## run A
## bitonic_top
module bitonic_top
#(parameter NUM_INPUT = 16, DATA_WIDTH = 8)
(clk, reset, data_in, valid, done, data_out);
input clk;
input reset;
input [NUM_INPUT * DATA_WIDTH - 1:0] data_in;
input valid;
output done;
output [NUM_INPUT * DATA_WIDTH - 1:0] data_out;
localparam STAGES = $clog2(NUM_INPUT);
localparam ALL_WIDTH = NUM_INPUT * DATA_WIDTH;
wire [ALL_WIDTH - 1:0] stage_data [STAGES:0];
wire [STAGES:0] stage_ready;
assign stage_data[0] = data_in;
assign stage_ready[0] = valid;
assign done = stage_ready[STAGES] == 1;
assign data_out = stage_data[STAGES];
genvar i_stage;
genvar i_block;
generate for(i_stage = 0; i_stage < STAGES; i_stage = i_stage + 1) begin : stages_gen
	localparam BLOCK_COUNT = NUM_INPUT/(2**(i_stage+1));
	localparam BLOCK_DWIDTH = DATA_WIDTH*2**(i_stage+1);
	localparam BLOCK_DEPTH = i_stage + 1;
	wire [BLOCK_COUNT - 1:0] blks_done;
	assign stage_ready[i_stage+1] = &blks_done;
	for(i_block = 0; i_block < BLOCK_COUNT; i_block = i_block + 1) begin
		wire [BLOCK_DWIDTH-1:0] block_in;
		wire [BLOCK_DWIDTH-1:0] block_out;
		assign block_in = stage_data[i_stage][BLOCK_DWIDTH*(i_block+1)-1-:BLOCK_DWIDTH];
		assign stage_data[i_stage+1][BLOCK_DWIDTH*(i_block+1)-1-:BLOCK_DWIDTH] = block_out;
  ...
Size: about 8500 cells after synthesis, roughly 1300 flip-flops, roughly 260 I/O pins, ~75000 sq um of cells after synthesis.
Settings: LEC_CHECK=0, CAP_MARGIN=20, CELL_PAD_IN_SITES_GLOBAL_PLACEMENT=2, CORE_ASPECT_RATIO=1.17, CORE_MARGIN=2, CORE_UTILIZATION=35, CTS_CLUSTER_DIAMETER=234, GPL_TIMING_DRIVEN=0, SLEW_MARGIN=15, TNS_END_PERCENT=95; clock period 2.75 ns.
run.sh (not shown) runs the stock make flow with config.mk's settings and CLKGATE_MAP_FILE=.
Run A finished all stages; however, its layout fails the closing checks, the failures being negative setup slack.
For run B, these inputs were changed with respect to run A:
Settings: a change of CORE_UTILIZATION from 35 to 40; a deleted CELL_PAD_IN_SITES_GLOBAL_PLACEMENT that had been 2; a deleted CORE_ASPECT_RATIO that had been 1.17; a deleted TNS_END_PERCENT that had been 95; a deleted CTS_CLUSTER_DIAMETER that had been 234; an added SETUP_SLACK_MARGIN of 0.59; a change of SLEW_MARGIN from 15 to 20; a deleted GPL_TIMING_DRIVEN that had been 0; a change of the clock period (ns, I/O delays scaled along) from 2.75 to 2.79.
--- outcome ---
- The flow completed for run A, but it is not clean: the layout still shows negative setup slack.
- Looking at the reports, run B completed the entire flow and the layout it produced met the timing, design-rule and antenna checks.
- Looking at first-iteration DRC count, run B sits above run A.
- The fraction of the core area occupied by cells at floorplan number comes out lower for run A vs run B.
- Area of all placed cells without fillers: lower on run B
- Run A → run B: maximum number of pins on one net before global-route repair grew by 68, initial antenna violation count shrank by 8, total wire length shrank by about 30%, required time reported for the critical path endpoint grew by 0.06 ns.
- Cell count after placement in run B vs run A: down 731
- Internal power contribution: higher on run A
Edits applied to the flow inputs when going from run B to run C:
Settings: ABC_AREA: unset -> 1; SETUP_SLACK_MARGIN: 0.59 -> unset; CORE_UTILIZATION: 40 -> 72; CAP_MARGIN: 20 -> 10; CTS_CLUSTER_DIAMETER: unset -> 213; CTS_CLUSTER_SIZE: unset -> 15; the clock period (ns, I/O delays scaled along): 2.79 -> 2.29.
| run C | all stages done | FAIL | negative setup slack |
Run C vs. run B: met1 track demand over resource in global routing went up by 15 points.
Relative to run B, the area of combinational cells with multiple inputs of run C is lower by about 20%.
[compare] base=run B new=run C: post-synthesis cell type count went down about 60%, area after synthesis went down, peak ir drop on the vdd network shows a reduction of about 2.6%.
Measured against run B, the synthesized cell count of run C comes out at 1.2 times the reference value.
When the final numbers for run C and run B were put side by side, the global-route usage turned out to be smaller in run B.
Between run C and run B, the core utilization is higher for run C.
### run C -> run D
Settings: CTS_CLUSTER_SIZE no longer set, was 15; CORE_UTILIZATION now 40, was 72; CTS_CLUSTER_DIAMETER no longer set, was 213; ABC_AREA no longer set, was 1; CAP_MARGIN now 20, was 10; the clock period (ns, I/O delays scaled along) now 2.79, was 2.29.
[summary]
Run D: done, clean on timing, DRC and antenna. Count of clock-buffer cells in the layout (lower): run C. Compared with run C, run D shows a higher setup slack. Standard cell with the maximum stage delay on the critical path: dfxtp_1 -> run D, dfxtp_4 -> run C. From run C to run D, total congestion overflow did not move at all. Of the two values seen for highest metal layer with signal wires, met4 was produced by run D and met5 by run C. The wire length of the first global-routing pass of run D exceeds that of run C by 11%. Delta (run D minus run C): data required time of the critical path up 1.68 ns; total standard cell area after synthesis increased by about 8% relative to the old numbers. Re arrival time at the worst endpoint: run D is 1.45 ns up on run C. Run D vs run C: cell area up by more than 10%.
Power is estimated from default activity; no workload was simulated.
